==> flow/design.v (excerpt) <==
module mips_core (
	input         clk,
	input         rst,           
	output [31:0] imem_addr,     
	input  [31:0] imem_rdata,    
	output [31:0] dmem_addr,     
	output [31:0] dmem_wdata,    
	output        dmem_we,       
	input  [31:0] dmem_rdata,    
	output        halt           
);
Size in the first run: about 160 I/O pins, about 70000 sq um of cells after synthesis.
==> flow/config.mk <==
export PLATFORM = sky130hd
export DESIGN_NAME = mips_core
export DESIGN_NICKNAME = mips_core
export VERILOG_FILES = /design/flow/design.v
export SDC_FILE = /design/flow/constraint.sdc
export NUM_CORES = 4
export LEC_CHECK = 0
export ABC_AREA = 0
export CAP_MARGIN = 10
export CELL_PAD_IN_SITES_DETAIL_PLACEMENT = 2
export CELL_PAD_IN_SITES_GLOBAL_PLACEMENT = 2
export CORE_ASPECT_RATIO = 1.64
export CORE_MARGIN = 10
export CORE_UTILIZATION = 57
export CTS_CLUSTER_DIAMETER = 311
export CTS_CLUSTER_SIZE = 34
export GPL_ROUTABILITY_DRIVEN = 0
export GPL_TIMING_DRIVEN = 1
export HOLD_SLACK_MARGIN = -0.01
export PLACE_DENSITY_LB_ADDON = 0.15
export SLEW_MARGIN = 35
==> flow/constraint.sdc <==
create_clock -name core_clock -period 7.11 [get_ports {clk}]
set_input_delay 1.4220 -clock core_clock [delete_from_list [all_inputs] [get_ports {clk}]]
set_output_delay 1.4220 -clock core_clock [all_outputs]
set_load 0.01 [all_outputs]
run.sh (not shown) runs the stock make flow with config.mk's settings and CLKGATE_MAP_FILE=.
The baseline ended with an error in detailed placement (DPL-0033).
Next try:
==> flow/config.mk (replaced) <==
export PLATFORM = sky130hd
export DESIGN_NAME = mips_core
export DESIGN_NICKNAME = mips_core
export VERILOG_FILES = /design/flow/design.v
export SDC_FILE = /design/flow/constraint.sdc
export NUM_CORES = 4
export LEC_CHECK = 0
export CAP_MARGIN = 20
export CORE_MARGIN = 2
export CORE_UTILIZATION = 66
export CTS_CLUSTER_SIZE = 50
export SETUP_SLACK_MARGIN = -0.31
export SLEW_MARGIN = 35
==> flow/constraint.sdc (replaced) <==
create_clock -name core_clock -period 5.06 [get_ports {clk}]
set_input_delay 1.0120 -clock core_clock [delete_from_list [all_inputs] [get_ports {clk}]]
set_output_delay 1.0120 -clock core_clock [all_outputs]
set_load 0.01 [all_outputs]
The new run stopped in global routing, error GRT-0116.
Area after synthesis is unchanged.
Synthesized cell count is unchanged.
Die area goes down by 21%.
Next try:
--- a/flow/config.mk
+++ b/flow/config.mk
@@ -11,2 +10,0 @@
-export CTS_CLUSTER_SIZE = 50
-export SETUP_SLACK_MARGIN = -0.31
==> flow/constraint.sdc (replaced) <==
create_clock -name core_clock -period 6.51 [get_ports {clk}]
set_input_delay 1.3020 -clock core_clock [delete_from_list [all_inputs] [get_ports {clk}]]
set_output_delay 1.3020 -clock core_clock [all_outputs]
set_load 0.01 [all_outputs]
The new run ran to the end with violations: negative setup slack.
Area after synthesis does not change.
Die area is unchanged.
Synthesized cell count is unchanged.

---

mips_core again, from the RTL that the note above started with.
clock: 3.74 ns
lec_check: 0
cap_margin: 5
core_margin: 2
core_utilization: 72
cts_cluster_diameter: 98
cts_cluster_size: 41
place_density: 0.65
setup_slack_margin: 0.73
slew_margin: 20
The baseline never finished: it broke off in 4_1_cts (DPL-0033).
Rerun with:
CAP_MARGIN = 20   (was 5)
CORE_UTILIZATION = 40   (was 72)
CTS_CLUSTER_DIAMETER = default   (was 98)
CTS_CLUSTER_SIZE = default   (was 41)
PLACE_DENSITY = default   (was 0.65)
SETUP_SLACK_MARGIN = default   (was 0.73)
clock period = 10.0 ns   (was 3.74 ns; I/O delays follow)
Result: The changed run finished clean. Area after synthesis is unchanged. Synthesized cell count is unchanged. Die area increases by 79%.
Rerun with:
CORE_MARGIN = 6   (was 2)
MIN_ROUTING_LAYER = met2   (was default)
Outcome: The new run finished with timing, DRC and antenna clean. Worst hold slack loses 0.0059 ns. First-iteration DRC count grows by 120%. Design area rises by 0.80%. Setup slack loses 0.089 ns. Clock power climbs by 8.5%. Synthesized area does not change. Total power goes up by 4.9%. Clock skew climbs by 0.023 ns. Die area went up by 3.8%.
Rerun with:
CAP_MARGIN = 35   (was 20)
CORE_MARGIN = 2   (was 6)
CORE_UTILIZATION = 61   (was 40)
MIN_ROUTING_LAYER = default   (was met2)
SETUP_SLACK_MARGIN = 1.27   (was default)
clock period = 5.06 ns   (was 10.0 ns; I/O delays follow)
Effect: Now the flow completed and failed the layout checks on negative setup slack. Die size decreases by 37%. Setup slack got worse by 2.9 ns. Cell area increases by 10%. Combinational power increases to 2.8 times its value. Clock power increases by 99%. Global-route usage increases by 12 points. Power increases by 120%. Synthesized cell count is unchanged.

---

run A:
Starting RTL as in the previous note.
clock: 5.06 ns
lec_check: 0
cap_margin: 20
core_margin: 2
core_utilization: 62
cts_cluster_diameter: 396
slew_margin: 20
Run A ran in full, but the layout does not pass; the checks complain about setup timing.
> inputs changed (run A -> run B)
- CTS_CLUSTER_DIAMETER: 396 -> unset
- CORE_UTILIZATION: 62 -> 64
- the clock period (ns, I/O delays scaled along): 5.06 -> 9.11
Findings:
Run B: PASS, flow complete, no timing, DRC or antenna violations
Re number of gates resized after cts: run A was higher than run B.
From run A to run B the numbers moved as follows: number of violations reported at the end of detailed-routing iteration 0 went down 37%; synthesized cell count barely changed; number of well taps dropped about 6%.
The following lists how run C was set up differently from run B:
- an added CTS_CLUSTER_SIZE of 18
- a change of CORE_UTILIZATION from 64 to 70
- a change of SLEW_MARGIN from 20 to 35
- an added CTS_CLUSTER_DIAMETER of 343
- a change of the clock period (ns, I/O delays scaled along) from 9.11 to 6.51
==> comparison <==
Stage in which a tool error killed run C: global routing. Run C gives less die width than run B did. Re post-placement cell area: run B was lower than run C. H-tree depth reported by CTS: run C vs run B down 1. Going from run B to run C, the die area was shrunk. Relative to run B, the sum of net half-perimeters after detailed placement of run C is higher by about 30%. Re yosys stat chip area: no difference whatsoever between run B and run C. Compare run C and run B | total of cells resized after clock tree synthesis higher: run C. Synthesized cell count came out exactly the same in run C and run B.
No activity file was given, so power comes from the tool's default toggle rates.
